### flow/run.sh
#!/bin/bash
# the make line also repeats each setting of config.mk as NAME=value (left out here)
make -C /OpenROAD-flow-scripts/flow DESIGN_CONFIG=/design/flow/config.mk WORK_HOME=/design/flow/orfs CLKGATE_MAP_FILE= finish
### flow/config.mk
export PLATFORM = sky130hd
export DESIGN_NAME = lcd_ctrl
export DESIGN_NICKNAME = lcd_ctrl
export VERILOG_FILES = /design/flow/design.v
export SDC_FILE = /design/flow/constraint.sdc
export NUM_CORES = 4
export LEC_CHECK = 0
export ABC_AREA = 1
export CAP_MARGIN = 20
export CORE_ASPECT_RATIO = 1.66
export CORE_MARGIN = 2
export CORE_UTILIZATION = 25
export CTS_CLUSTER_DIAMETER = 317
export MIN_ROUTING_LAYER = met1
export PLACE_DENSITY_LB_ADDON = 0.09
export SETUP_SLACK_MARGIN = 0.25
export SLEW_MARGIN = 20
### flow/constraint.sdc
create_clock -name core_clock -period 2.81 [get_ports {clk}]
set_input_delay 0.5620 -clock core_clock [delete_from_list [all_inputs] [get_ports {clk}]]
set_output_delay 0.5620 -clock core_clock [all_outputs]
set_load 0.01 [all_outputs]
### flow/design.v
module lcd_ctrl(clk, reset, datain, cmd, cmd_valid, dataout, output_valid, busy);
input           clk;
input           reset;
input   [7:0]   datain;
input   [2:0]   cmd;
input           cmd_valid;
output reg [7:0]   dataout;
output reg         output_valid;
output reg         busy;
reg cur_state,next_state;  
reg [5:0] img_counter;     
reg [2:0] row,col;         
reg [2:0] row_t,col_t;         
reg [5:0] out_pos;          
reg [2:0] cmd_reg;         
reg [7:0] data_buff[35:0];  
localparam REFLASH     = 3'd0;
localparam LOAD_DATA   = 3'd1;
localparam SHIFT_RIGHT = 3'd2;
localparam SHIFT_LEFT  = 3'd3;
localparam SHIFT_UP    = 3'd4;
localparam SHIFT_DOWN  = 3'd5;
localparam WAIT_CMD = 1'b0;
localparam PROCESS  = 1'b1;
always @ ( posedge clk or posedge reset ) begin    
    if (reset)  
        cur_state <= WAIT_CMD;
    else
        cur_state <= next_state;
end 
always @ ( * ) begin     
    case ( cur_state )
        WAIT_CMD : begin
            if ( cmd_valid )
                next_state = PROCESS;
            else
                next_state = WAIT_CMD;
        end
        PROCESS : begin
            if ( ( cmd_reg == REFLASH ) && img_counter[5:3] == 3'd2 && img_counter[2:0] == 3'd2 )
                next_state = WAIT_CMD;
            else
                next_state = PROCESS;
        end
    endcase
end
always @ (*) begin   
    row_t = row + img_counter[5:3];
    col_t = col + img_counter[2:0];
    out_pos = row_t * 6'd6 + col_t;
end
always @ ( posedge clk or posedge reset ) begin   
    if (reset) begin
        row <= 3'd2;
        col <= 3'd2;
        dataout <= 8'd0;
        output_valid <= 1'd0;
        busy <= 1'd0;
        cmd_reg <= REFLASH;
        img_counter <= 6'd0;
    end
    else begin
        if ( cur_state == WAIT_CMD ) begin
            if ( cmd_valid ) begin
                cmd_reg <= cmd;
                busy <= 1'd1;
            end
            img_counter <= 6'd0;
            output_valid <= 1'd0;
        end
        else begin
            case ( cmd_reg )
                REFLASH : begin
                    dataout <= data_buff[out_pos];
                    if ( img_counter[2:0] == 3'd2 ) begin
                        img_counter[5:3] <= img_counter[5:3] + 1'd1;
                        img_counter[2:0] <= 3'd0;
                    end
                    else begin
                        img_counter <= img_counter + 6'd1;
                    end
                    if ( img_counter[5:3] == 3'd2 && img_counter[2:0] == 3'd2 ) begin
                        busy <= 1'd0;
                    end
                    output_valid <= 1'd1;
                end
                LOAD_DATA : begin
                    if (img_counter == 6'd35) begin
                        img_counter <= 6'd0;
                        cmd_reg <= REFLASH;
                    end
                    else
                        img_counter <= img_counter + 6'd1;
                    data_buff[img_counter] <= datain;
                    row <= 3'd2;
                    col <= 3'd2;
                end
                SHIFT_RIGHT : begin
                    if ( col != 3'd3 )
                        col <= col + 3'd1;
                    cmd_reg <= REFLASH;
                end
                SHIFT_LEFT : begin
                    if ( col != 3'd0 )
                        col <= col - 3'd1;
                    cmd_reg <= REFLASH;
                end
                SHIFT_UP : begin
                    if ( row != 3'd0 )
                        row <= row - 3'd1;
                    cmd_reg <= REFLASH;
                end
                default : begin  
                    if ( row != 3'd3 )
                        row <= row + 3'd1;
                    cmd_reg <= REFLASH;
                end
            endcase
        end
    end
end
endmodule
==> Slide: Implementation Results, run 1 <==
Flow Results at a Glance

Run status
  • Status: failed layout checks
  • Fail Reasons: setup timing

Hold path
  • Min-Delay Path Class: in -> async

Critical path
  • Worst reg2reg endpoint: dataout[4]$_DFFE_PP0P_
  • R2r setup slk: -0.94 ns
  • Max stage delay on crit path: ~0.53 ns
  • Worst R2R Start: row[0]$_DFFE_PP0P_
  • WP data required: about 3.3 ns
  • Critical Path Sink Type: flop
  • Kind of cell adding the most delay to the critical path: adder cells
  • R2R depth: 23
  • Worst path bufs/invs: 7
  • Critical Path Source: row[0]$_DFFE_PP0P_
  • Slowest-stage cell, CP: fa_1
  • CP Launch Type: flop
  • Logic depth of the worst path, buffers included: 23
  • Crit Path Class: reg -> reg
  • Cells along the critical path: ha_2 > inv_2 > fa_1 > inv_2 > ha_4 > inv_2 > fa_2 > inv_2 > nand2_1 > inv_2 > nand3_2 > nand2_4 > nand2_8 > buf_16 > buf_4 > nand4_1 > nand2_1 > nor2_1 > nand2_1 > nor2_4 > nand3_2 > nand2_1 > nand2_1
  • CP endpoint: dataout[4]$_DFFE_PP0P_
  • Critical Path AT: ~4.2 ns
  • CP Max Fanout: around 54

Synthesis
  • Post-synth EDFFs: ~290
  • Most frequent cell after synthesis: edfxtp_1
  • Fraction of registers with async set/reset: roughly 8.3%
  • Adder Area Share: 2.02%
  • Area leader share: around 60%
  • Mapped Area: between 10,000 and 15,000 sq um
  • XORs/XNORs by Area: 0.500%
  • MUX share of area: 0%
  • Cell type with the largest total area: edfxtp_1
  • Cell count listed in synth_stat.txt: 1,271
  • Avg Inst Size Synth: 11.0 sq um
  • Syn Nets: between 1,000 and 1,500
  • Synth warnings: 2
  • And+or+nand+nor area frac: roughly a quarter
  • Dominant Register Cell: edfxtp_1
  • Syn Inst Count: approximately 1,300
  • Top logic family: simple AND/OR/NAND/NOR gates
  • Yosys chip area: roughly 14,000 sq um
  • Seq/Total Area, Yosys: 66.3%
  • Ao+oa area frac: 1.24%
  • Biggest area cells: edfxtp_1, nand4_1, nand2_1
  • #FFs+latches synth: 314
  • Synth top cells by count: edfxtp_1, nand2_1, nand3_1
  • Synth unique cells: 35

Final timing
  • Fmax: about 0.27 GHz
  • Setup TNS: -7.25 ns
  • Final Cycle Share: 134%
  • Count of final setup violators: 8
  • Final hold violation count: 0
  • Post-route minimum period: roughly 3.8 ns
  • Slew Limit Headroom: approximately 48%
  • Slew Limit Fails: 0
  • Worst-Margin Slew: just under 0.8 ns
  • Final Skew: roughly 0.011 ns
  • RSZ-0062 raised after global routing: yes
  • Worst setup margin: -0.941 ns

Clocking
  • Hold buffers post-CTS: 0
  • Clk latency of the worst-skew pair: a little under 0.6 ns
  • CTS tree: built
  • H-tree levels: 1
  • Clock Pin Slew Worst Setup and Hold Paths: around 0.060 ns
  • Root Buffer: clkbuf_16
  • CTS Buf Count: 31
  • # clock sinks: about 310
  • CTS max path bufs: 3

Routing
  • Final wirelength: between 50 and 60 mm
  • 1st-iter DRT viols: roughly 680
  • Drt pass-1 iters: 5
  • Via count: roughly 11,000
  • Drt via density: around 4.8
  • Final ANT Viol Nets: 0
  • Drt drc: 0
  • Diodes inserted: 0
  • WL/cell: 25.1 um

Global route
  • Global route overflow: 0
  • Total Routing Usage GR: between 10% and 20%
  • Vias in the first global route: 11,300
  • Pin count of the biggest net entering global routing: 55
  • Initial antenna violation count: 2
  • First-pass GRT wire length: approximately 80 mm

Placement
  • DP HPWL: 40.4 mm
  • Cells after DPL: between 2,000 and 2,500
  • Input/output buffers: 23
  • Final Wtd Congestion: 0.814

Run
  • OpenROAD warning count: 35
  • Max-Cap Viols: 0

Die
  • Die height: 309 um
  • DIE AREA: around 58,000 sq um
  • Core Region: roughly 55,000 sq um
  • I/O pin cnt: 24
  • Die Wd: 188 um
  • Site Rows: about 110
  • Initial Util: between 20% and 30%

Finish
  • Area growth syn-to-layout: 32.9%
  • Nets: 1,532
  • Final-layout fill cell count: ~5,800
  • Layout Cells excl Fill: ~2,300
-- what timing repair did --
action	CTS	global route
pin swaps	44	12
setup buffers	24	3
cloned	3	0
setup endpoints to repair	8	8
endpoints found under the hold margin	0	0
gates resized	119	18
-- area by class of cell --
class,instances,area (sq um),share of cell area (%)
well taps,734,918,4.93
repair buffers,266,2510,13.5
flip-flops and latches,314,9300,49.9
multi-input cells,823,4600,24.7
clock buffers,43,871,4.67
inverters,63,236,1.27
clock inverters,14,201,1.08
-- per-layer routing --
metal	routed length, um	GRT usage (%)	vias up
met3	1670	1.66	60
met4	1730	6.34	0
li1	-	-	5039
met1	21600	21.9	5469
met5	0	0	-
met2	31700	39.0	224
-- through the flow --
| step | hold slack (ns) | cell area (sq um) | utilization, % | setup WS, ns |
|---|---|---|---|---|
| after floorplan | 0.515 | 14100 | - | -0.518 |
| after global placement | 0.473 | 16800 | 30.3 | -1.48 |
| after detailed placement | 0.470 | 16800 | 30.3 | -1.50 |
| after CTS | 0.392 | 18600 | 33.6 | -0.965 |
| after global routing | 0.448 | 18600 | 33.7 | -1.13 |
| final | 0.392 | 18600 | 33.7 | -0.941 |
==> run 2, diff against run 1 <==
- ABC_AREA: 1 -> default
- CORE_ASPECT_RATIO: 1.66 -> default
- CORE_UTILIZATION: 25 -> 72
- CTS_CLUSTER_DIAMETER: 317 -> default
- CTS_CLUSTER_SIZE: default -> 100
- MIN_ROUTING_LAYER: met1 -> default
- PLACE_DENSITY_LB_ADDON: 0.09 -> default
- SETUP_SLACK_MARGIN: 0.25 -> default
- clock period: 2.81 -> 2.13 ns (I/O delays scaled with it)
==> run 2 against run 1 <==
Compared with the run above: synthesized area fell by 2.7%; the flow now stops in global routing (5_1_grt); die area fell by 65%; synthesized cell count fell by 27%.
==> Slide: Implementation Results, run 2 <==
Physical Implementation Snapshot

Synthesis
  • Ao+oa area frac: 8.28% (was 1.24%)
  • Synth top cells by count: edfxtp_1, nand2_1, nor2_1 (was edfxtp_1, nand2_1, nand3_1)
  • Syn Inst Count: 923 (was 1,271)
  • Cell count listed in synth_stat.txt: 923 (was 1,271)
  • Dominant Register Cell: edfxtp_1 (unchanged)
  • Yosys chip area: 13,600 sq um (was 14,000 sq um)
  • Fraction of registers with async set/reset: 8.28% (unchanged)
  • Synth unique cells: 77 (was 35)
  • #FFs+latches synth: 314 (unchanged)
  • Syn Nets: 956 (was 1,304)
  • Adder Area Share: 2.07% (was 2.02%)
  • MUX share of area: 7.21% (was 0%)
  • Avg Inst Size Synth: 14.8 sq um (was 11.0 sq um)
  • Top logic family: simple AND/OR/NAND/NOR gates (unchanged)
  • Biggest area cells: edfxtp_1, dfrtp_1, mux4_2 (was edfxtp_1, nand4_1, nand2_1)
  • And+or+nand+nor area frac: 10.8% (was 25.4%)
  • XORs/XNORs by Area: 1.39% (was 0.500%)
  • Seq/Total Area, Yosys: 68.2% (was 66.3%)
  • Cell type with the largest total area: edfxtp_1 (unchanged)
  • Mapped Area: 13,600 sq um (was 14,000 sq um)
  • Post-synth EDFFs: 288 (unchanged)
  • Area leader share: 63.4% (was 61.7%)
  • Synth warnings: 2 (unchanged)
  • Most frequent cell after synthesis: edfxtp_1 (unchanged)

Die
  • I/O pin cnt: 24 (unchanged)
  • Core Region: 18,600 sq um (was 55,300 sq um)
  • Initial Util: 73.1% (was 25.4%)
  • Site Rows: 50 (was 111)
  • Die height: 142 um (was 309 um)
  • DIE AREA: 20,100 sq um (was 58,000 sq um)
  • Die Wd: 142 um (was 188 um)

Clocking
  • CTS max path bufs: 3 (unchanged)
  • Root Buffer: clkbuf_16 (unchanged)
  • CTS Buf Count: 31 (unchanged)
  • H-tree levels: 1 (unchanged)
  • # clock sinks: 314 (unchanged)

Placement
  • Input/output buffers: 23 (unchanged)
  • Setup slack at placement: -2.01 ns (was -1.50 ns)
  • DP HPWL: 29.0 mm (was 40.4 mm)
  • Final Wtd Congestion: 1.11 (was 0.814)
  • Cell Area, Placed: 16,000 sq um (was 16,800 sq um)

Run status
  • Status: did not finish (was failed layout checks)
  • Failing step: global routing (5_1_grt)
[run 2: per-stage QoR]
stage          std cells  util [%]  hold WS, ns
4_1_cts             1395      93.3        0.359
3_5_place_dp        1327      85.7        0.476
3_3_place_gp        1327      85.7        0.468
2_1_floorplan        923         -        0.320
[run 2: timing repair]
action,in CTS
gates cloned,1
setup endpoints to repair,74
hold buffers,0
resized,71
pin swaps,31
buffers inserted,11
==> run 3, diff against run 2 <==
- CAP_MARGIN: 20 -> 35
- CELL_PAD_IN_SITES_DETAIL_PLACEMENT: default -> 2
- CORE_MARGIN: 2 -> 6
- CORE_UTILIZATION: 72 -> 18
- CTS_CLUSTER_DIAMETER: default -> 238
- CTS_CLUSTER_SIZE: 100 -> 16
- GPL_TIMING_DRIVEN: default -> 1
- MAX_ROUTING_LAYER: default -> met4
- MIN_ROUTING_LAYER: default -> met2
- PLACE_DENSITY: default -> 0.36
- SETUP_SLACK_MARGIN: default -> -0.34
- SLEW_MARGIN: 20 -> 40
- TNS_END_PERCENT: default -> 10
- clock period: 2.13 -> 4.5 ns (I/O delays scaled with it)
==> run 3 against run 2 <==
Compared with the run above: now fails the layout checks on setup timing; synthesized area did not move; synthesized cell count did not move; die area rose to 4.1 times the previous value.
==> Slide: Implementation Results, run 3 <==
Flow Results at a Glance

Clocking
  • Clock Pin Slew Worst Setup and Hold Paths: around 0.1 ns
  • # clock sinks: 314 (unchanged)
  • Postcts setup bufs: 0 (was 11)
  • Root Buffer: clkbuf_16 (unchanged)
  • CTS tree: built
  • H-tree levels: 1 (unchanged)
  • Clk latency of the worst-skew pair: between 0.6 and 0.7 ns
  • CTS Buf Count: 23 (was 31)
  • CTS max path bufs: 3 (unchanged)
  • Hold buffers post-CTS: 0 (unchanged)
  • # resized after CTS: 0 (was 71)

Die
  • Core Region: 74,700 sq um (was 18,600 sq um)
  • I/O pin cnt: 24 (unchanged)
  • Die height: 287 um (was 142 um)
  • DIE AREA: 82,500 sq um (was 20,100 sq um)
  • Die Wd: 287 um (was 142 um)
  • Initial Util: 18.3% (was 73.1%)
  • Site Rows: 100 (was 50)

Critical path
  • CP endpoint: dataout[6]$_DFFE_PP0P_
  • Crit Path Class: reg -> reg
  • Critical Path Source: row[1]$_DFFE_PP1P_
  • CP Launch Type: flop
  • WP data required: about 5.0 ns
  • Kind of cell adding the most delay to the critical path: adder cells
  • CP Max Fanout: 8
  • Cells along the critical path: inv_1 > fa_1 > inv_1 > ha_1 > fa_2 > inv_1 > nand3_1 > nor2_1 > buf_4 > nand3_1 > a21boi_1 > nor4b_2 > o21ai_1
  • Worst R2R Start: row[1]$_DFFE_PP1P_
  • Critical Path AT: 5.08 ns
  • R2R depth: 13
  • Critical Path Sink Type: flop
  • R2r setup slk: -0.04 ns
  • Slowest-stage cell, CP: dfstp_2
  • Max stage delay on crit path: about 0.57 ns
  • Worst reg2reg endpoint: dataout[6]$_DFFE_PP0P_
  • Logic depth of the worst path, buffers included: 13
  • Worst path bufs/invs: 4
  • Cell mode on critical path: inv_1

Synthesis
  • Synth unique cells: 77 (unchanged)
  • Synth top cells by count: edfxtp_1, nand2_1, nor2_1 (unchanged)
  • Adder Area Share: 2.07% (unchanged)
  • Syn Inst Count: 923 (unchanged)
  • Cell type with the largest total area: edfxtp_1 (unchanged)
  • Ao+oa area frac: 8.28% (unchanged)
  • Most frequent cell after synthesis: edfxtp_1 (unchanged)
  • Post-synth EDFFs: 288 (unchanged)
  • Yosys chip area: 13,600 sq um (unchanged)
  • XORs/XNORs by Area: 1.39% (unchanged)
  • Top logic family: simple AND/OR/NAND/NOR gates (unchanged)
  • Synth warnings: 2 (unchanged)
  • Mapped Area: 13,600 sq um (unchanged)
  • Fraction of registers with async set/reset: 8.28% (unchanged)
  • Biggest area cells: edfxtp_1, dfrtp_1, mux4_2 (unchanged)
  • MUX share of area: 7.21% (unchanged)
  • Avg Inst Size Synth: 14.8 sq um (unchanged)
  • Dominant Register Cell: edfxtp_1 (unchanged)
  • #FFs+latches synth: 314 (unchanged)
  • Cell count listed in synth_stat.txt: 923 (unchanged)
  • Area leader share: 63.4% (unchanged)
  • Syn Nets: 956 (unchanged)
  • Seq/Total Area, Yosys: 68.2% (unchanged)
  • And+or+nand+nor area frac: 10.8% (unchanged)

Run status
  • Status: failed layout checks (was did not finish)
  • Fail Reasons: setup timing

Finish
  • Gate Area: approximately 4100 sq um
  • Nets: just over 1,000
  • Util after Layout: a little over a fifth
  • Layout Cells excl Fill: ~2,000
  • Area growth syn-to-layout: 19.3%
  • Register Area: ~9300 sq um
  • Fin area: approximately 16,000 sq um
  • Final-layout fill cell count: around 8,000

Hold path
  • Hold path cells: 2
  • Hold_sp: output_valid$_DFFE_PP0P_
  • Min-Delay Path Class: reg -> reg
  • Hold EP: output_valid$_DFFE_PP0P_

Routing
  • WL/cell: 26.7 um
  • Final ANT Viol Nets: 0
  • Drt pass-1 iters: 6
  • Drt drc: 0
  • Via count: 11,400
  • Drt via density: between 5 and 6
  • Final wirelength: roughly 53 mm
  • 1st-iter DRT viols: between 1,500 and 2,000

Global route
  • Total Routing Usage GR: around a fifth
  • First-pass GRT wire length: about 75 mm
  • Vias in the first global route: 13,800
  • Initial antenna violation count: 1
  • Pin count of the biggest net entering global routing: 37
  • Global route overflow: 0

Placement
  • Final Wtd Congestion: 0.933 (was 1.11)
  • Cells after DPL: 1,947 (was 1,327)
  • Cell Area, Placed: 15,500 sq um (was 16,000 sq um)
  • DP HPWL: 35.9 mm (was 29.0 mm)
  • Input/output buffers: 23 (unchanged)

Final timing
  • Setup TNS: -0.0700 ns
  • Worst-Margin Slew: roughly 0.85 ns
  • Fmax: between 0.2 and 0.25 GHz
  • Post-route minimum period: around 4.5 ns
  • Slew Limit Fails: 0
  • Slew Limit Headroom: between 40 and 50%
  • Final Skew: ~0.06 ns
  • Count of final setup violators: 2
  • Worst setup margin: -0.0370 ns
  • Final Cycle Share: 101%
  • Final hold violation count: 0

Run
  • OpenROAD warning count: 32
  • Max-Cap Viols: 0
-- run 3: routing by layer --
layer	GRT usage (%)	part of all wire, %	vias to the layer above
met1	-	0	3819
met3	28.0	45	187
met2	22.4	51	3668
li1	-	-	3741
met4	1.56	4.4	0
met5	-	0	-
-- run 3: area by class of cell --
| cell class | instances | area share, % |
|---|---|---|
| clock inverter | 2 | 0.177 |
| clock buffer | 40 | 3.93 |
| antenna | 11 | 0.169 |
| multi-input combinational | 547 | 25.5 |
| timing repair buffer | 102 | 5.22 |
| sequential | 314 | 57.2 |
| tap | 969 | 7.45 |
| inverter | 17 | 0.392 |
-- run 3: metrics by stage --
step | hold WS [ns] | setup WS (ns)
after floorplan | 0.488 | 0.377
after global placement | 0.482 | -0.333
after detailed placement | 0.508 | -0.257
after CTS | 0.527 | -0.220
after global routing | 0.553 | -0.210
final | 0.521 | -0.0370
==> run 4, diff against run 3 <==
- ABC_AREA: default -> 1
- CAP_MARGIN: 35 -> 5
- CELL_PAD_IN_SITES_DETAIL_PLACEMENT: 2 -> 0
- CORE_MARGIN: 6 -> 2
- CORE_UTILIZATION: 18 -> 71
- CTS_CLUSTER_DIAMETER: 238 -> default
- CTS_CLUSTER_SIZE: 16 -> 50
- GPL_ROUTABILITY_DRIVEN: default -> 0
- GPL_TIMING_DRIVEN: 1 -> default
- MIN_ROUTING_LAYER: met2 -> default
- PLACE_DENSITY: 0.36 -> default
- PLACE_DENSITY_LB_ADDON: default -> 0.01
- SETUP_SLACK_MARGIN: -0.34 -> 0.9
- SLEW_MARGIN: 40 -> 20
- TNS_END_PERCENT: 10 -> default
- clock period: 4.5 -> 3.08 ns (I/O delays scaled with it)
==> run 4 against run 3 <==
Compared with the run above: still fails the layout checks on setup timing; largest cell class unchanged; clock skew shrank 0.039 ns; routed wire length shrank 9.8%; utilization grew 69 points; maximum frequency grew 16%; cell count shrank 13%; setup slack lost 0.79 ns; highest routed layer unchanged; sequential share of layout area shrank 4.1 points; critical path depth grew 9; clock-buffer cell count grew 8.
==> Slide: Implementation Results, run 4 <==
Flow Results at a Glance

Synthesis
  • Mapped Area: 14,000 sq um (was 13,600 sq um)
  • Syn Nets: 1,304 (was 956)
  • Fraction of registers with async set/reset: 8.28% (unchanged)
  • Synth warnings: 2 (unchanged)
  • Most frequent cell after synthesis: edfxtp_1 (unchanged)
  • MUX share of area: 0% (was 7.21%)
  • XORs/XNORs by Area: 0.500% (was 1.39%)
  • Area leader share: 61.7% (was 63.4%)
  • Top logic family: simple AND/OR/NAND/NOR gates (unchanged)
  • Post-synth EDFFs: 288 (unchanged)
  • Cell type with the largest total area: edfxtp_1 (unchanged)
  • Syn Inst Count: 1,271 (was 923)
  • Ao+oa area frac: 1.24% (was 8.28%)
  • And+or+nand+nor area frac: 25.4% (was 10.8%)
  • Cell count listed in synth_stat.txt: 1,271 (was 923)
  • #FFs+latches synth: 314 (unchanged)
  • Biggest area cells: edfxtp_1, nand4_1, nand2_1 (was edfxtp_1, dfrtp_1, mux4_2)
  • Seq/Total Area, Yosys: 66.3% (was 68.2%)
  • Dominant Register Cell: edfxtp_1 (unchanged)
  • Avg Inst Size Synth: 11.0 sq um (was 14.8 sq um)
  • Yosys chip area: 14,000 sq um (was 13,600 sq um)
  • Synth top cells by count: edfxtp_1, nand2_1, nand3_1 (was edfxtp_1, nand2_1, nor2_1)
  • Adder Area Share: 2.02% (was 2.07%)
  • Synth unique cells: 35 (was 77)

Routing
  • Drt via density: 7.04 (was 5.70)
  • Final ANT Viol Nets: 0 (unchanged)
  • WL/cell: 27.7 um (was 26.7 um)
  • Diodes inserted: 0 (was 11)
  • Final wirelength: 48.3 mm (was 53.5 mm)
  • Drt pass-1 iters: 9 (was 6)
  • Via count: 12,300 (was 11,400)
  • Drt drc: 0 (unchanged)
  • 1st-iter DRT viols: 2,505 (was 1,556)

Clocking
  • # clock sinks: 314 (unchanged)
  • CTS tree: built (unchanged)
  • H-tree levels: 1 (unchanged)
  • Clk latency of the worst-skew pair: 0.57 ns (was 0.61 ns)
  • CTS Buf Count: 31 (was 23)
  • Root Buffer: clkbuf_16 (unchanged)
  • CTS max path bufs: 3 (unchanged)
  • Clock Pin Slew Worst Setup and Hold Paths: 0.06 ns (was 0.10 ns)

Critical path
  • Kind of cell adding the most delay to the critical path: adder cells (unchanged)
  • CP Max Fanout: 13 (was 8)
  • R2r setup slk: -0.82 ns (was -0.04 ns)
  • Crit Path Class: reg -> reg (unchanged)
  • Slowest-stage cell, CP: fa_2 (was dfstp_2)
  • Worst path bufs/invs: 7 (was 4)
  • Critical Path Sink Type: flop (unchanged)
  • Worst reg2reg endpoint: dataout[3]$_DFFE_PP0P_ (was dataout[6]$_DFFE_PP0P_)
  • Worst R2R Start: img_counter[3]$_DFFE_PP0P_ (was row[1]$_DFFE_PP1P_)
  • Max stage delay on crit path: 0.54 ns (was 0.57 ns)
  • Critical Path AT: 4.34 ns (was 5.08 ns)
  • Cells along the critical path: ha_2 > inv_2 > fa_2 > inv_2 > ha_4 > inv_2 > fa_2 > xor2_2 > buf_4 > buf_6 > nand2_8 > nor2_4 > buf_12 > buf_4 > nand4_1 > nand2_1 > nor2_2 > nand2_1 > nor2_4 > nand3_1 > nand2_1 > nand2_1 (was inv_1 > fa_1 > inv_1 > ha_1 > fa_2 > inv_1 > nand3_1 > nor2_1 > buf_4 > nand3_1 > a21boi_1 > nor4b_2 > o21ai_1)
  • WP data required: 3.52 ns (was 5.04 ns)
  • CP endpoint: dataout[3]$_DFFE_PP0P_ (was dataout[6]$_DFFE_PP0P_)
  • CP Launch Type: flop (unchanged)
  • Critical Path Source: img_counter[3]$_DFFE_PP0P_ (was row[1]$_DFFE_PP1P_)
  • Cell mode on critical path: nand2_1 (was inv_1)
  • Logic depth of the worst path, buffers included: 22 (was 13)
  • R2R depth: 22 (was 13)

Finish
  • Final-layout fill cell count: 771 (was 8,045)
  • Nets: 1,490 (was 1,038)
  • Area growth syn-to-layout: 24.9% (was 19.3%)
  • Gate Area: 4530 sq um (was 4150 sq um)
  • Register Area: 9300 sq um (unchanged)
  • Fin area: 17,500 sq um (was 16,300 sq um)
  • Util after Layout: 90.3% (was 21.8%)

Global route
  • Vias in the first global route: 11,400 (was 13,800)
  • First-pass GRT wire length: 66.9 mm (was 74.8 mm)
  • Pin count of the biggest net entering global routing: 41 (was 37)
  • Total Routing Usage GR: 45.6% (was 19.6%)
  • Global route overflow: 0 (unchanged)
  • Initial antenna violation count: 0 (was 1)

Final timing
  • Final Skew: 0.0215 ns (was 0.0609 ns)
  • Final Cycle Share: 127% (was 101%)
  • Slew Limit Headroom: 54.4% (was 42.8%)
  • WHS: 0.504 ns (was 0.521 ns)
  • Slew Limit Fails: 0 (unchanged)
  • Final hold violation count: 0 (unchanged)
  • Worst setup margin: -0.824 ns (was -0.0370 ns)
  • Count of final setup violators: 8 (was 2)
  • Post-route minimum period: 3.90 ns (was 4.54 ns)
  • RSZ-0062 raised after global routing: yes
  • Worst-Margin Slew: 0.684 ns (was 0.855 ns)
  • Setup TNS: -6.07 ns (was -0.0700 ns)
  • Fmax: 0.256 GHz (was 0.220 GHz)

Run
  • Max-Cap Viols: 0 (unchanged)
  • OpenROAD warning count: 35 (was 32)

Run status
  • Status: failed layout checks (unchanged)
  • Fail Reasons: setup timing (unchanged)

Hold path
  • Hold_sp: dataout[5]$_DFFE_PP0P_ (was output_valid$_DFFE_PP0P_)
  • Hold path cells: 2 (unchanged)
  • Min-Delay Path Class: reg -> reg (unchanged)
  • Hold EP: dataout[5]$_DFFE_PP0P_ (was output_valid$_DFFE_PP0P_)

Die
  • Initial Util: 72.3% (was 18.3%)
  • Core Region: 19,400 sq um (was 74,700 sq um)
  • Site Rows: 51 (was 100)
  • Die Wd: 145 um (was 287 um)
  • I/O pin cnt: 24 (unchanged)
  • DIE AREA: 20,900 sq um (was 82,500 sq um)
  • Die height: 145 um (was 287 um)

Placement
  • Cell Area, Placed: 15,800 sq um (was 15,500 sq um)
  • DP HPWL: 27.5 mm (was 35.9 mm)
  • Input/output buffers: 23 (unchanged)
  • Setup slack at placement: -0.861 ns (was -0.257 ns)
==> run 4: per-stage QoR <==
stage | instances
CTS | 1730
global placement | 1661
floorplan | 1271
global route | 1745
finish | 1745
detailed placement | 1661
==> run 4: what timing repair did <==
| item | 4_1_cts | 5_1_grt |
|---|---|---|
| gates resized | 54 | 56 |
| endpoints found under the hold margin | 0 | 0 |
| hold buffers | 0 | 0 |
| setup buffers | 11 | 11 |
| pin swaps | 24 | 24 |
| gates cloned | 2 | 4 |
| setup endpoints to repair | 10 | 285 |
==> run 4: final cells by class <==
type                            instances  area share (%)
Timing Repair Buffer                  224            12.6
Clock buffer                           48            4.91
Tap cell                              265            1.89
Clock inverter                          8           0.264
Inverter                               63            1.37
Multi-Input combinational cell        823            25.9
Sequential cell                       314            53.1
==> run 4: per-layer routing <==
metal  GRT usage [%]  vias up  share of wire, %
li1                -     4936                 -
met1            59.0     5677                32
met2            67.9     1339                44
met3            12.3      336                17
met4            22.1        0               7.1
met5               -        -                 0
==> run 5, diff against run 4 <==
- CAP_MARGIN: 5 -> 0
- CELL_PAD_IN_SITES_DETAIL_PLACEMENT: 0 -> default
- CORE_UTILIZATION: 71 -> 72
- CTS_CLUSTER_DIAMETER: default -> 346
- CTS_CLUSTER_SIZE: 50 -> default
- GPL_ROUTABILITY_DRIVEN: 0 -> default
- MAX_ROUTING_LAYER: met4 -> default
- PLACE_DENSITY_LB_ADDON: 0.01 -> 0.07
- SETUP_SLACK_MARGIN: 0.9 -> default
- clock period: 3.08 -> 3.67 ns (I/O delays scaled with it)
==> run 5 against run 4 <==
Compared with the run above: utilization rose by 2.1 points; maximum frequency is 12% lower; the layout still fails its checks (setup timing); routed wire length up 10%; flip-flop count unchanged; first-iteration DRC count increased by 15%; cell count fell by 0.63%; via count grew 3.9%; critical path depth is 3 lower; critical path type unchanged; hold slack got worse by 0.012 ns; register-to-register slack better by 0.07 ns.
==> Slide: Implementation Results, run 5 <==
Flow Results at a Glance

Run status
  • Status: failed layout checks (unchanged)
  • Fail Reasons: setup timing (unchanged)

Finish
  • Final-layout fill cell count: 662 (was 771)
  • Fin area: 17,800 sq um (was 17,500 sq um)
  • Area growth syn-to-layout: 27.0% (was 24.9%)
  • Nets: 1,477 (was 1,490)

Run
  • Max-Cap Viols: 0 (unchanged)
  • OpenROAD warning count: 33 (was 35)

Placement
  • Input/output buffers: 23 (unchanged)
  • Setup slack at placement: -0.311 ns (was -0.861 ns)
  • DP HPWL: 27.1 mm (was 27.5 mm)
  • Final Wtd Congestion: just under 1
  • Cell Area, Placed: 15,600 sq um (was 15,800 sq um)

Synthesis
  • XORs/XNORs by Area: 0.500% (unchanged)
  • Mapped Area: 14,000 sq um (unchanged)
  • Top logic family: simple AND/OR/NAND/NOR gates (unchanged)
  • Synth warnings: 2 (unchanged)
  • Synth top cells by count: edfxtp_1, nand2_1, nand3_1 (unchanged)
  • Cell type with the largest total area: edfxtp_1 (unchanged)
  • Dominant Register Cell: edfxtp_1 (unchanged)
  • Adder Area Share: 2.02% (unchanged)
  • Area leader share: 61.7% (unchanged)
  • And+or+nand+nor area frac: 25.4% (unchanged)
  • Fraction of registers with async set/reset: 8.28% (unchanged)
  • Most frequent cell after synthesis: edfxtp_1 (unchanged)
  • #FFs+latches synth: 314 (unchanged)
  • Yosys chip area: 14,000 sq um (unchanged)
  • Cell count listed in synth_stat.txt: 1,271 (unchanged)
  • Post-synth EDFFs: 288 (unchanged)
  • Seq/Total Area, Yosys: 66.3% (unchanged)
  • Ao+oa area frac: 1.24% (unchanged)
  • Avg Inst Size Synth: 11.0 sq um (unchanged)
  • Syn Inst Count: 1,271 (unchanged)
  • MUX share of area: 0% (unchanged)
  • Biggest area cells: edfxtp_1, nand4_1, nand2_1 (unchanged)
  • Synth unique cells: 35 (unchanged)
  • Syn Nets: 1,304 (unchanged)

Critical path
  • R2R depth: 19 (was 22)
  • Cell mode on critical path: nand2_1 (unchanged)
  • CP Max Fanout: 10 (was 13)
  • Cells along the critical path: inv_2 > fa_1 > inv_2 > ha_4 > inv_4 > fa_2 > xor2_2 > inv_2 > nand2_2 > nor2_2 > buf_4 > nand4_1 > nand2_1 > nor2_2 > nand2_1 > nor2_2 > nand3_1 > nand2_1 > nand2_1 (was ha_2 > inv_2 > fa_2 > inv_2 > ha_4 > inv_2 > fa_2 > xor2_2 > buf_4 > buf_6 > nand2_8 > nor2_4 > buf_12 > buf_4 > nand4_1 > nand2_1 > nor2_2 > nand2_1 > nor2_4 > nand3_1 > nand2_1 > nand2_1)
  • Worst R2R Start: row[1]$_DFFE_PP1P_ (was img_counter[3]$_DFFE_PP0P_)
  • Critical Path AT: 4.94 ns (was 4.34 ns)
  • Worst path bufs/invs: 5 (was 7)
  • CP endpoint: dataout[7]$_DFFE_PP0P_ (was dataout[3]$_DFFE_PP0P_)
  • WP data required: 4.19 ns (was 3.52 ns)
  • Worst reg2reg endpoint: dataout[7]$_DFFE_PP0P_ (was dataout[3]$_DFFE_PP0P_)
  • Critical Path Source: row[1]$_DFFE_PP1P_ (was img_counter[3]$_DFFE_PP0P_)
  • Crit Path Class: reg -> reg (unchanged)
  • Max stage delay on crit path: 0.83 ns (was 0.54 ns)
  • R2r setup slk: -0.76 ns (was -0.82 ns)
  • CP Launch Type: flop (unchanged)
  • Kind of cell adding the most delay to the critical path: simple AND/OR/NAND/NOR gates (was adder cells)
  • Logic depth of the worst path, buffers included: 19 (was 22)
  • Critical Path Sink Type: flop (unchanged)
  • Slowest-stage cell, CP: nor2_2 (was fa_2)

Final timing
  • Slew Limit Headroom: 28.1% (was 54.4%)
  • Fmax: 0.226 GHz (was 0.256 GHz)
  • Slew Limit Fails: 0 (unchanged)
  • Count of final setup violators: 8 (unchanged)
  • Final hold violation count: 0 (unchanged)
  • Final Skew: 0.0279 ns (was 0.0215 ns)
  • Worst-Margin Slew: 1.08 ns (was 0.684 ns)
  • Worst setup margin: -0.756 ns (was -0.824 ns)
  • Final Cycle Share: 121% (was 127%)
  • Post-route minimum period: 4.43 ns (was 3.90 ns)
  • RSZ-0062 raised after global routing: yes (unchanged)

Clocking
  • CTS Buf Count: 30 (was 31)
  • H-tree levels: 1 (unchanged)
  • CTS max path bufs: 3 (unchanged)
  • Root Buffer: clkbuf_16 (unchanged)
  • CTS tree: built (unchanged)
  • # clock sinks: 314 (unchanged)
  • Clock Pin Slew Worst Setup and Hold Paths: 0.07 ns (was 0.06 ns)
  • Clk latency of the worst-skew pair: 0.59 ns (was 0.57 ns)
  • Hold buffers post-CTS: 0 (unchanged)

Routing
  • WL/cell: 30.7 um (was 27.7 um)
  • Final wirelength: 53.2 mm (was 48.3 mm)
  • Final ANT Viol Nets: 0 (unchanged)
  • Drt drc: 0 (unchanged)
  • Via count: 12,800 (was 12,300)
  • 1st-iter DRT viols: 2,878 (was 2,505)
  • Drt via density: 7.37 (was 7.04)
  • Drt pass-1 iters: 12 (was 9)

Die
  • Initial Util: 72.8% (was 72.3%)
  • I/O pin cnt: 24 (unchanged)
  • Site Rows: 51 (unchanged)
  • DIE AREA: 20,600 sq um (was 20,900 sq um)
  • Die height: 144 um (was 145 um)
  • Die Wd: 144 um (was 145 um)
  • Core Region: 19,300 sq um (was 19,400 sq um)

Hold path
  • Hold_sp: output_valid$_DFFE_PP0P_ (was dataout[5]$_DFFE_PP0P_)
  • Min-Delay Path Class: reg -> reg (unchanged)
  • Hold path cells: 2 (unchanged)
  • Hold EP: output_valid$_DFFE_PP0P_ (was dataout[5]$_DFFE_PP0P_)

Global route
  • Pin count of the biggest net entering global routing: 69 (was 41)
  • Initial antenna violation count: 2 (was 0)
  • Total Routing Usage GR: 45.4% (was 45.6%)
  • Vias in the first global route: 11,600 (was 11,400)
  • First-pass GRT wire length: 68.0 mm (was 66.9 mm)
  • Global route overflow: 0 (unchanged)
[run 5: through the flow]
stage / utilization (%) / instances / TNS [ns] / hold slack (ns)
2_1_floorplan: - / 1271 / 0 / 0.515
3_3_place_gp: 80.8 / 1641 / -1.90 / 0.463
3_5_place_dp: 80.8 / 1641 / -2.31 / 0.476
4_1_cts: 89.0 / 1712 / 0 / 0.493
5_1_grt: 92.4 / 1733 / -4.01 / 0.521
6_report: 92.4 / 1734 / -3.63 / 0.491
[run 5: cell type report]
class	count	area, sq um	area share, %
clock buffers	33	762	4.28
well taps	265	332	1.86
clock inverters	23	325	1.83
inverters	63	241	1.36
repair buffers	211	2170	12.2
diodes	1	2.50	0.0141
multi-input cells	824	4670	26.2
flip-flops and latches	314	9300	52.2
[run 5: repair_timing]
item,CTS,global route
setup endpoints to repair,8,8
pin swaps,33,50
setup buffers,11,16
cloned,5,5
resized,75,119
endpoints found under the hold margin,0,0
[run 5: layer usage]
metal  GRT usage [%]  share of wire, %  up-vias
met5               0              0.27        -
met4            26.0               9.7        8
met3            15.1                18      525
met2            69.5                42     1494
met1            57.5                30     5808
li1                -                 -     4938
==> run 6, diff against run 5 <==
- CAP_MARGIN: 0 -> 5
- CELL_PAD_IN_SITES_DETAIL_PLACEMENT: default -> 1
- CELL_PAD_IN_SITES_GLOBAL_PLACEMENT: default -> 2
- CORE_ASPECT_RATIO: default -> 0.63
- CORE_MARGIN: 2 -> 9
- CORE_UTILIZATION: 72 -> 64
- CTS_CLUSTER_DIAMETER: 346 -> 284
- CTS_CLUSTER_SIZE: default -> 92
- GPL_ROUTABILITY_DRIVEN: default -> 0
- HOLD_SLACK_MARGIN: default -> 0.25
- MAX_ROUTING_LAYER: default -> met5
- MIN_ROUTING_LAYER: default -> met2
- PLACE_DENSITY: default -> 0.63
- PLACE_DENSITY_LB_ADDON: 0.07 -> default
- SETUP_SLACK_MARGIN: default -> 0.32
- SLEW_MARGIN: 20 -> 35
- TNS_END_PERCENT: default -> 65
- clock period: 3.67 -> 7.96 ns (I/O delays scaled with it)
==> run 6 against run 5 <==
Compared with the run above: the flow now stops in global placement without I/O (3_1_place_gp_skip_io); synthesized cell count stayed put; synthesized area stayed put; die area is 34% higher.
==> Slide: Implementation Results, run 6 <==
Physical Implementation Snapshot

Run status
  • Status: did not finish (was failed layout checks)
  • Failing step: global placement without I/O (3_1_place_gp_skip_io)
  • Error msg: [ERROR GPL-0301] Utilization 108.536 % exceeds 100%.

Die
  • Site Rows: 42 (was 51)
  • Die Wd: 204 um (was 144 um)
  • Core Region: 21,200 sq um (was 19,300 sq um)
  • Die height: 135 um (was 144 um)
  • DIE AREA: 27,700 sq um (was 20,600 sq um)
  • Initial Util: 66.0% (was 72.8%)

Synthesis
  • Mapped Area: 14,000 sq um (unchanged)
  • Biggest area cells: edfxtp_1, nand4_1, nand2_1 (unchanged)
  • MUX share of area: 0% (unchanged)
  • Avg Inst Size Synth: 11.0 sq um (unchanged)
  • Area leader share: 61.7% (unchanged)
  • Synth unique cells: 35 (unchanged)
  • Synth top cells by count: edfxtp_1, nand2_1, nand3_1 (unchanged)
  • Ao+oa area frac: 1.24% (unchanged)
  • Fraction of registers with async set/reset: 8.28% (unchanged)
  • Yosys chip area: 14,000 sq um (unchanged)
  • Cell count listed in synth_stat.txt: 1,271 (unchanged)
  • And+or+nand+nor area frac: 25.4% (unchanged)
  • Syn Inst Count: 1,271 (unchanged)
  • Synth warnings: 2 (unchanged)
  • Syn Nets: 1,304 (unchanged)
  • Dominant Register Cell: edfxtp_1 (unchanged)
  • Seq/Total Area, Yosys: 66.3% (unchanged)
  • Most frequent cell after synthesis: edfxtp_1 (unchanged)
  • XORs/XNORs by Area: 0.500% (unchanged)
  • Adder Area Share: 2.02% (unchanged)
  • #FFs+latches synth: 314 (unchanged)
  • Top logic family: simple AND/OR/NAND/NOR gates (unchanged)
  • Post-synth EDFFs: 288 (unchanged)
  • Cell type with the largest total area: edfxtp_1 (unchanged)
==> run 7, diff against run 6 <==
- ABC_AREA: 1 -> default
- CELL_PAD_IN_SITES_GLOBAL_PLACEMENT: 2 -> default
- CORE_ASPECT_RATIO: 0.63 -> default
- CORE_UTILIZATION: 64 -> 21
- CTS_CLUSTER_DIAMETER: 284 -> default
- CTS_CLUSTER_SIZE: 92 -> 68
- HOLD_SLACK_MARGIN: 0.25 -> -0.04
- MAX_ROUTING_LAYER: met5 -> met4
- MIN_ROUTING_LAYER: met2 -> default
- SLEW_MARGIN: 35 -> 40
- TNS_END_PERCENT: 65 -> default
- clock period: 7.96 -> 5.45 ns (I/O delays scaled with it)
==> run 7 against run 6 <==
Compared with the run above: now clean on timing, DRC and antenna; die area grew to 2.7 times the previous value; synthesized cell count shrank 27%; synthesized area shrank 2.7%.
==> Slide: Implementation Results, run 7 <==
Flow Results at a Glance

Run status
  • Status: no timing/DRC/antenna violations (was did not finish)

Synthesis
  • Syn Inst Count: 923 (was 1,271)
  • Mapped Area: 13,600 sq um (was 14,000 sq um)
  • Synth warnings: 2 (unchanged)
  • Area leader share: 63.4% (was 61.7%)
  • Syn Nets: 956 (was 1,304)
  • Most frequent cell after synthesis: edfxtp_1 (unchanged)
  • Avg Inst Size Synth: 14.8 sq um (was 11.0 sq um)
  • Top logic family: simple AND/OR/NAND/NOR gates (unchanged)
  • Yosys chip area: 13,600 sq um (was 14,000 sq um)
  • XORs/XNORs by Area: 1.39% (was 0.500%)
  • Cell type with the largest total area: edfxtp_1 (unchanged)
  • Fraction of registers with async set/reset: 8.28% (unchanged)
  • Synth unique cells: 77 (was 35)
  • Ao+oa area frac: 8.28% (was 1.24%)
  • Adder Area Share: 2.07% (was 2.02%)
  • Post-synth EDFFs: 288 (unchanged)
  • Synth top cells by count: edfxtp_1, nand2_1, nor2_1 (was edfxtp_1, nand2_1, nand3_1)
  • Dominant Register Cell: edfxtp_1 (unchanged)
  • Biggest area cells: edfxtp_1, dfrtp_1, mux4_2 (was edfxtp_1, nand4_1, nand2_1)
  • And+or+nand+nor area frac: 10.8% (was 25.4%)
  • Seq/Total Area, Yosys: 68.2% (was 66.3%)
  • MUX share of area: 7.21% (was 0%)
  • #FFs+latches synth: 314 (unchanged)
  • Cell count listed in synth_stat.txt: 923 (was 1,271)

Clocking
  • Postcts setup bufs: 0
  • # resized after CTS: 0
  • H-tree levels: 2
  • Clock Pin Slew Worst Setup and Hold Paths: about 0.060 ns
  • CTS tree: built
  • CTS Buf Count: 35
  • CTS max path bufs: 3
  • Hold buffers post-CTS: 0
  • Root Buffer: clkbuf_16
  • Clk latency of the worst-skew pair: roughly 0.53 ns
  • # clock sinks: about 310

Critical path
  • Cell mode on critical path: inv_1
  • Worst path bufs/invs: 3
  • WP data required: about 6 ns
  • Slowest-stage cell, CP: fa_1
  • R2R depth: 15
  • Worst reg2reg endpoint: dataout[4]$_DFFE_PP0P_
  • Worst R2R Start: img_counter[3]$_DFFE_PP0P_
  • Critical Path AT: 5.28 ns
  • CP Max Fanout: 13
  • CP endpoint: dataout[4]$_DFFE_PP0P_
  • R2r setup slk: 0.55 ns
  • CP Launch Type: flop
  • Critical Path Sink Type: flop
  • Crit Path Class: reg -> reg
  • Critical Path Source: img_counter[3]$_DFFE_PP0P_
  • Max stage delay on crit path: approximately 0.63 ns
  • Logic depth of the worst path, buffers included: 15
  • Kind of cell adding the most delay to the critical path: adder cells
  • Cells along the critical path: ha_1 > inv_1 > fa_1 > inv_1 > ha_1 > inv_1 > fa_1 > nor2b_1 > xnor2_1 > a21oi_4 > nor3_2 > a31oi_1 > o211ai_1 > nor4b_1 > o21ai_1

Routing
  • Diodes inserted: 0
  • Final ANT Viol Nets: 0
  • Drt pass-1 iters: 6
  • 1st-iter DRT viols: 1,188
  • Drt drc: 0
  • Final wirelength: slightly above 40 mm
  • WL/cell: 22.5 um
  • Drt via density: around 4.8
  • Via count: 8,852

Die
  • Site Rows: 92 (was 42)
  • DIE AREA: 74,400 sq um (was 27,700 sq um)
  • Core Region: 63,700 sq um (was 21,200 sq um)
  • I/O pin cnt: 24
  • Die height: 273 um (was 135 um)
  • Initial Util: 21.4% (was 66.0%)
  • Die Wd: 273 um (was 204 um)

Final timing
  • Slew Limit Headroom: 40.0%
  • Worst setup margin: about 0.55 ns
  • Final Skew: approximately 0.035 ns
  • Final Cycle Share: 89.9%
  • Count of final setup violators: 0
  • Worst-Margin Slew: between 0.8 and 0.9 ns
  • Setup TNS: 0 ns
  • Slew Limit Fails: 0
  • Fmax: ~0.20 GHz
  • Post-route minimum period: slightly below 5 ns
  • RSZ-0062 raised after global routing: no
  • Final hold violation count: 0

Global route
  • Vias in the first global route: ~9,200
  • Initial antenna violation count: 0
  • First-pass GRT wire length: about 62 mm
  • Global route overflow: 0
  • Total Routing Usage GR: between 10% and 20%
  • Pin count of the biggest net entering global routing: around 62

Placement
  • Setup slack at placement: about 0.57 ns
  • Cells after DPL: ~1,800
  • DP HPWL: ~27 mm
  • Input/output buffers: 23

Finish
  • Nets: 997
  • Util after Layout: around a quarter
  • Layout Cells excl Fill: ~1,800
  • Area growth syn-to-layout: 18.3%

Run
  • OpenROAD warning count: 32
  • Max-Cap Viols: 0

Hold path
  • Hold EP: output_valid$_DFFE_PP0P_
  • Hold path cells: 2
  • Hold_sp: output_valid$_DFFE_PP0P_
  • Min-Delay Path Class: reg -> reg
-- run 7: final cells by class --
class | count | area, sq um
Clock buffer | 41 | 930
Tap cell | 846 | 1060
Sequential cell | 314 | 9300
Inverter | 17 | 63.8
Clock inverter | 22 | 199
Multi-Input combinational cell | 547 | 4140
Timing Repair Buffer | 49 | 438
Fill cell | 6872 | 47500
-- run 7: metrics by stage --
stage	instance area, sq um	hold WS (ns)
finish	16100	0.492
floorplan	13600	0.488
global placement	14900	0.476
CTS	16100	0.503
detailed placement	15000	0.488
global route	16100	0.529
-- run 7: metal layers --
layer  routed length, um  up-vias  global-route usage, %
met5                   0        -                      -
met4                1960        0                   4.56
met3                3580      140                   2.27
met2               19100      469                   17.2
met1               16700     4565                   14.1
li1                    -     3678                      -
==> run 8, diff against run 7 <==
- CAP_MARGIN: 5 -> 20
- CELL_PAD_IN_SITES_DETAIL_PLACEMENT: 1 -> default
- CORE_MARGIN: 9 -> 2
- CORE_UTILIZATION: 21 -> 40
- CTS_CLUSTER_SIZE: 68 -> default
- GPL_ROUTABILITY_DRIVEN: 0 -> default
- HOLD_SLACK_MARGIN: -0.04 -> default
- MAX_ROUTING_LAYER: met4 -> default
- PLACE_DENSITY: 0.63 -> default
- SETUP_SLACK_MARGIN: 0.32 -> default
- SLEW_MARGIN: 40 -> 20
- clock period: 5.45 -> 4.5 ns (I/O delays scaled with it)
==> run 8 against run 7 <==
Compared with the run above: global-route usage is 11 points higher; still clean; synthesized cell count stayed put; routed wire length is 5.5% lower; synthesized area stayed put; design area is 0.65% lower; hold slack better by 0.0065 ns.
==> Slide: Implementation Results, run 8 <==
Flow Results at a Glance

Run status
  • Status: no timing/DRC/antenna violations (unchanged)

Synthesis
  • Synth top cells by count: edfxtp_1, nand2_1, nor2_1 (unchanged)
  • Synth unique cells: 77 (unchanged)
  • Cell type with the largest total area: edfxtp_1 (unchanged)
  • Most frequent cell after synthesis: edfxtp_1 (unchanged)
  • Yosys chip area: 13,600 sq um (unchanged)
  • Syn Inst Count: 923 (unchanged)
  • Post-synth EDFFs: 288 (unchanged)
  • Syn Nets: 956 (unchanged)
  • And+or+nand+nor area frac: 10.8% (unchanged)
  • MUX share of area: 7.21% (unchanged)
  • #FFs+latches synth: 314 (unchanged)
  • Cell count listed in synth_stat.txt: 923 (unchanged)
  • Fraction of registers with async set/reset: 8.28% (unchanged)
  • Adder Area Share: 2.07% (unchanged)
  • Mapped Area: 13,600 sq um (unchanged)
  • Avg Inst Size Synth: 14.8 sq um (unchanged)
  • Dominant Register Cell: edfxtp_1 (unchanged)
  • XORs/XNORs by Area: 1.39% (unchanged)
  • Biggest area cells: edfxtp_1, dfrtp_1, mux4_2 (unchanged)
  • Area leader share: 63.4% (unchanged)
  • Ao+oa area frac: 8.28% (unchanged)
  • Seq/Total Area, Yosys: 68.2% (unchanged)
  • Top logic family: simple AND/OR/NAND/NOR gates (unchanged)
  • Synth warnings: 2 (unchanged)

Placement
  • Final Wtd Congestion: just over 0.9
  • DP HPWL: 26.4 mm (was 27.2 mm)
  • Input/output buffers: 23 (unchanged)
  • Cell Area, Placed: 14,800 sq um (was 15,000 sq um)

Critical path
  • Kind of cell adding the most delay to the critical path: simple AND/OR/NAND/NOR gates (was adder cells)
  • WP data required: 4.90 ns (was 5.83 ns)
  • R2r setup slk: 0.15 ns (was 0.55 ns)
  • CP Max Fanout: 22 (was 13)
  • Worst path bufs/invs: 3 (unchanged)
  • Max stage delay on crit path: 0.66 ns (was 0.63 ns)
  • Critical Path AT: 4.75 ns (was 5.28 ns)
  • CP Launch Type: flop (unchanged)
  • Cell mode on critical path: buf_4 (was inv_1)
  • Critical Path Source: img_counter[0]$_DFFE_PP0P_ (was img_counter[3]$_DFFE_PP0P_)
  • CP endpoint: dataout[7]$_DFFE_PP0P_ (was dataout[4]$_DFFE_PP0P_)
  • Worst R2R Start: img_counter[0]$_DFFE_PP0P_ (was img_counter[3]$_DFFE_PP0P_)
  • R2R depth: 14 (was 15)
  • Logic depth of the worst path, buffers included: 14 (was 15)
  • Cells along the critical path: ha_4 > inv_1 > fa_1 > xor2_1 > xnor2_1 > fa_2 > buf_4 > nor3b_1 > a21boi_2 > a31o_1 > or4_4 > nor4b_1 > buf_4 > o21ai_1 (was ha_1 > inv_1 > fa_1 > inv_1 > ha_1 > inv_1 > fa_1 > nor2b_1 > xnor2_1 > a21oi_4 > nor3_2 > a31oi_1 > o211ai_1 > nor4b_1 > o21ai_1)
  • Critical Path Sink Type: flop (unchanged)
  • Crit Path Class: reg -> reg (unchanged)
  • Worst reg2reg endpoint: dataout[7]$_DFFE_PP0P_ (was dataout[4]$_DFFE_PP0P_)
  • Slowest-stage cell, CP: nor3b_1 (was fa_1)

Clocking
  • CTS tree: built (unchanged)
  • Clock Pin Slew Worst Setup and Hold Paths: 0.06 ns (about the same)
  • # clock sinks: 314 (unchanged)
  • H-tree levels: 2 (unchanged)
  • Root Buffer: clkbuf_16 (unchanged)
  • CTS max path bufs: 3 (unchanged)
  • CTS Buf Count: 35 (unchanged)
  • Clk latency of the worst-skew pair: 0.53 ns (about the same)
  • Hold buffers post-CTS: 0 (unchanged)

Routing
  • Drt via density: 5.78 (was 4.82)
  • 1st-iter DRT viols: 1,042 (was 1,188)
  • Final wirelength: 39.1 mm (was 41.4 mm)
  • WL/cell: 26.4 um (was 22.5 um)
  • Final ANT Viol Nets: 0 (unchanged)
  • Via count: 8,573 (was 8,852)
  • Drt drc: 0 (unchanged)
  • Diodes inserted: 0 (unchanged)
  • Drt pass-1 iters: 5 (was 6)

Die
  • Die height: 189 um (was 273 um)
  • Die Wd: 189 um (was 273 um)
  • Initial Util: 40.7% (was 21.4%)
  • Core Region: 33,500 sq um (was 63,700 sq um)
  • DIE AREA: 35,600 sq um (was 74,400 sq um)
  • I/O pin cnt: 24 (unchanged)
  • Site Rows: 67 (was 92)

Global route
  • Vias in the first global route: 8,386 (was 9,242)
  • Total Routing Usage GR: 22.2% (was 11.1%)
  • Grt met3 use: 3.67% (was 2.27%)
  • Global route overflow: 0 (unchanged)
  • First-pass GRT wire length: 57.5 mm (was 62.0 mm)
  • Pin count of the biggest net entering global routing: 39 (was 62)
  • GR Layer Usage met2: 34.3% (was 17.2%)
  • Met1 GRT Util: 32.4% (was 14.1%)
  • GRT busiest layer: met2 (unchanged)
  • Initial antenna violation count: 0 (unchanged)

Final timing
  • Post-route minimum period: 4.35 ns (was 4.90 ns)
  • Slew Limit Fails: 0 (unchanged)
  • Slew Limit Headroom: 39.5% (was 40.0%)
  • Count of final setup violators: 0 (unchanged)
  • Final Skew: 0.0208 ns (was 0.0350 ns)
  • Worst-Margin Slew: 0.905 ns (was 0.899 ns)
  • Final hold violation count: 0 (unchanged)
  • Final Cycle Share: 96.7% (was 89.9%)
  • Fmax: 0.230 GHz (was 0.204 GHz)
  • RSZ-0062 raised after global routing: no (unchanged)

Finish
  • Fin area: 16,000 sq um (was 16,100 sq um)
  • Nets: 1,046 (was 997)
  • Util after Layout: 47.8% (was 25.3%)
  • Area growth syn-to-layout: 17.5% (was 18.3%)

Run
  • OpenROAD warning count: 32 (unchanged)
  • Max-Cap Viols: 0 (unchanged)

Hold path
  • Hold path cells: 1 (was 2)
  • Min-Delay Path Class: reg -> reg (unchanged)
  • Hold EP: busy$_DFFE_PP0P_ (was output_valid$_DFFE_PP0P_)
  • Hold_sp: busy$_DFFE_PP0P_ (was output_valid$_DFFE_PP0P_)
[run 8: cell type report]
| class | instances | area [sq um] |
|---|---|---|
| Fill cell | 2954 | 17500 |
| Inverter | 17 | 63.8 |
| Sequential cell | 314 | 9300 |
| Clock buffer | 43 | 958 |
| Tap cell | 448 | 561 |
| Timing Repair Buffer | 98 | 831 |
| Multi-Input combinational cell | 547 | 4140 |
| Clock inverter | 16 | 164 |
[run 8: routing by layer]
layer  share of wire (%)  vias to the layer above
met2                  46                      425
li1                    -                     3789
met5                   0                        -
met3                 8.2                       70
met4                 2.6                        0
met1                  43                     4289
[run 8: what timing repair did]
action / in CTS / in global routing
endpoints found under the setup margin: 1 / 8
pin swaps: 0 / 1
gates cloned: 0 / 0
gates resized: 1 / 10
setup buffers: 0 / 7
[run 8: through the flow]
stage          setup WS, ns  std cells  setup TNS, ns  hold WS, ns
6_report              0.147       1483              0        0.498
5_1_grt              0.0161       1483              0        0.527
4_1_cts             0.00870       1476              0        0.501
3_5_place_dp        -0.0312       1417        -0.0312        0.487
3_3_place_gp        -0.0944       1417        -0.0944        0.469
2_1_floorplan         0.377        923              0        0.488
==> run 9, diff against run 8 <==
- SETUP_SLACK_MARGIN: default -> -0.27
- clock period: 4.5 -> 4.46 ns (I/O delays scaled with it)
==> run 9 against run 8 <==
Compared with the run above: highest routed layer unchanged; flip-flop count stayed put; setup slack lost 0.25 ns; clock-buffer cell count up 3; via count about the same; sequential share of layout area up 1.0 points; cell count fell by 1.1%; the layout now fails its checks (setup timing); non-clock buffer count down 16; clock skew is 0.0024 ns higher; critical path type unchanged; hold slack got worse by 0.0090 ns.
==> Slide: Implementation Results, run 9 <==
Flow Results at a Glance

Run status
  • Status: failed layout checks (was no timing/DRC/antenna violations)
  • Fail Reasons: setup timing

Critical path
  • Logic depth of the worst path, buffers included: 14 (unchanged)
  • Worst R2R Start: row[1]$_DFFE_PP1P_ (was img_counter[0]$_DFFE_PP0P_)
  • Kind of cell adding the most delay to the critical path: adder cells (was simple AND/OR/NAND/NOR gates)
  • Slowest-stage cell, CP: fa_1 (was nor3b_1)
  • Critical Path Sink Type: flop (unchanged)
  • CP endpoint: dataout[5]$_DFFE_PP0P_ (was dataout[7]$_DFFE_PP0P_)
  • Cells along the critical path: inv_1 > fa_1 > inv_1 > ha_1 > fa_1 > buf_4 > nor3b_1 > buf_4 > a32oi_1 > o21ai_0 > a22oi_1 > nand4_1 > nor4b_1 > o21ai_1 (was ha_4 > inv_1 > fa_1 > xor2_1 > xnor2_1 > fa_2 > buf_4 > nor3b_1 > a21boi_2 > a31o_1 > or4_4 > nor4b_1 > buf_4 > o21ai_1)
  • R2R depth: 14 (unchanged)
  • Critical Path AT: 4.95 ns (was 4.75 ns)
  • Worst reg2reg endpoint: dataout[5]$_DFFE_PP0P_ (was dataout[7]$_DFFE_PP0P_)
  • WP data required: 4.85 ns (was 4.90 ns)
  • Crit Path Class: reg -> reg (unchanged)
  • R2r setup slk: -0.1 ns (was 0.15 ns)
  • CP Launch Type: flop (unchanged)
  • CP Max Fanout: 43 (was 22)
  • Worst path bufs/invs: 4 (was 3)

Synthesis
  • MUX share of area: 7.21% (unchanged)
  • Cell count listed in synth_stat.txt: 923 (unchanged)
  • Synth top cells by count: edfxtp_1, nand2_1, nor2_1 (unchanged)
  • Top logic family: simple AND/OR/NAND/NOR gates (unchanged)
  • Yosys chip area: 13,600 sq um (unchanged)
  • XORs/XNORs by Area: 1.39% (unchanged)
  • Seq/Total Area, Yosys: 68.2% (unchanged)
  • Syn Nets: 956 (unchanged)
  • Biggest area cells: edfxtp_1, dfrtp_1, mux4_2 (unchanged)
  • Cell type with the largest total area: edfxtp_1 (unchanged)
  • Fraction of registers with async set/reset: 8.28% (unchanged)
  • Post-synth EDFFs: 288 (unchanged)
  • Mapped Area: 13,600 sq um (unchanged)
  • #FFs+latches synth: 314 (unchanged)
  • Ao+oa area frac: 8.28% (unchanged)
  • And+or+nand+nor area frac: 10.8% (unchanged)
  • Synth warnings: 2 (unchanged)
  • Synth unique cells: 77 (unchanged)
  • Adder Area Share: 2.07% (unchanged)
  • Avg Inst Size Synth: 14.8 sq um (unchanged)
  • Syn Inst Count: 923 (unchanged)
  • Dominant Register Cell: edfxtp_1 (unchanged)

Die
  • I/O pin cnt: 24 (unchanged)
  • Die Wd: 189 um (unchanged)
  • Core Region: 33,500 sq um (unchanged)
  • Die height: 189 um (unchanged)
  • DIE AREA: 35,600 sq um (unchanged)
  • Initial Util: 40.7% (unchanged)

Global route
  • Pin count of the biggest net entering global routing: 47 (was 39)
  • Total Routing Usage GR: 22.4% (was 22.2%)
  • First-pass GRT wire length: 58.2 mm (was 57.5 mm)
  • Initial antenna violation count: 1 (was 0)
  • Global route overflow: 0 (unchanged)

Clocking
  • # clock sinks: 314 (unchanged)
  • Root Buffer: clkbuf_16 (unchanged)
  • CTS Buf Count: 34 (was 35)
  • Clock Pin Slew Worst Setup and Hold Paths: 0.06 ns (about the same)
  • CTS tree: built (unchanged)
  • CTS max path bufs: 3 (unchanged)
  • Hold buffers post-CTS: 0 (unchanged)
  • Clk latency of the worst-skew pair: 0.52 ns (was 0.53 ns)
  • H-tree levels: 2 (unchanged)

Final timing
  • Slew Limit Headroom: 40.5% (was 39.5%)
  • Slew Limit Fails: 0 (unchanged)
  • Worst setup margin: -0.0986 ns (was 0.147 ns)
  • Final hold violation count: 0 (unchanged)
  • Final Skew: 0.0233 ns (was 0.0208 ns)
  • Final Cycle Share: 102% (was 96.7%)
  • Count of final setup violators: 3 (was 0)
  • Fmax: 0.219 GHz (was 0.230 GHz)

Routing
  • 1st-iter DRT viols: 1,057 (was 1,042)
  • Drt pass-1 iters: 5 (unchanged)
  • Final wirelength: 39.2 mm (was 39.1 mm)
  • Via count: 8,575 (was 8,573)
  • Diodes inserted: 0 (unchanged)
  • Drt drc: 0 (unchanged)
  • Drt via density: 5.85 (was 5.78)
  • Final ANT Viol Nets: 0 (unchanged)

Hold path
  • Hold_sp: output_valid$_DFFE_PP0P_ (was busy$_DFFE_PP0P_)
  • Hold EP: output_valid$_DFFE_PP0P_ (was busy$_DFFE_PP0P_)
  • Hold path cells: 2 (was 1)
  • Min-Delay Path Class: reg -> reg (unchanged)

Finish
  • Fin area: 15,700 sq um (was 16,000 sq um)
  • Area growth syn-to-layout: 15.5% (was 17.5%)
  • Nets: 1,029 (was 1,046)

Placement
  • Input/output buffers: 23 (unchanged)
  • Final Wtd Congestion: 0.946 (was 0.930)
  • DP HPWL: 25.9 mm (was 26.4 mm)
  • Cell Area, Placed: 14,700 sq um (was 14,800 sq um)

Run
  • OpenROAD warning count: 32 (unchanged)
  • Max-Cap Viols: 0 (unchanged)
## run 9: metal layers
metal | track usage [%] | up-vias | share of wire, %
met5 | 0 | - | 0
met4 | 7.81 | 0 | 3.5
met3 | 3.58 | 82 | 7.2
met2 | 34.4 | 364 | 46
met1 | 32.4 | 4385 | 43
li1 | - | 3744 | -
## run 9: through the flow
step	TNS, ns	utilization, %	setup slack [ns]	instances	hold slack, ns
2_1_floorplan	0	-	0.337	923	0.488
3_3_place_gp	-0.177	43.9	-0.0974	1406	0.470
3_5_place_dp	-0.205	43.9	-0.0944	1406	0.480
4_1_cts	-0.234	46.8	-0.115	1465	0.495
5_1_grt	-1.10	47.0	-0.245	1467	0.527
6_report	-0.131	47.0	-0.0986	1467	0.489
## run 9: what timing repair did
action,in CTS,in global routing
buffers inserted,0,2
resized,0,3
setup endpoints to repair,0,2
hold endpoints to repair,0,0
## run 9: area by class of cell
class | count | area (sq um)
Clock buffer | 46 | 917
Clock inverter | 13 | 86.3
Fill cell | 2968 | 17800
Inverter | 17 | 63.8
Multi-Input combinational cell | 547 | 4120
Sequential cell | 314 | 9300
Tap cell | 448 | 561
Timing Repair Buffer | 82 | 698
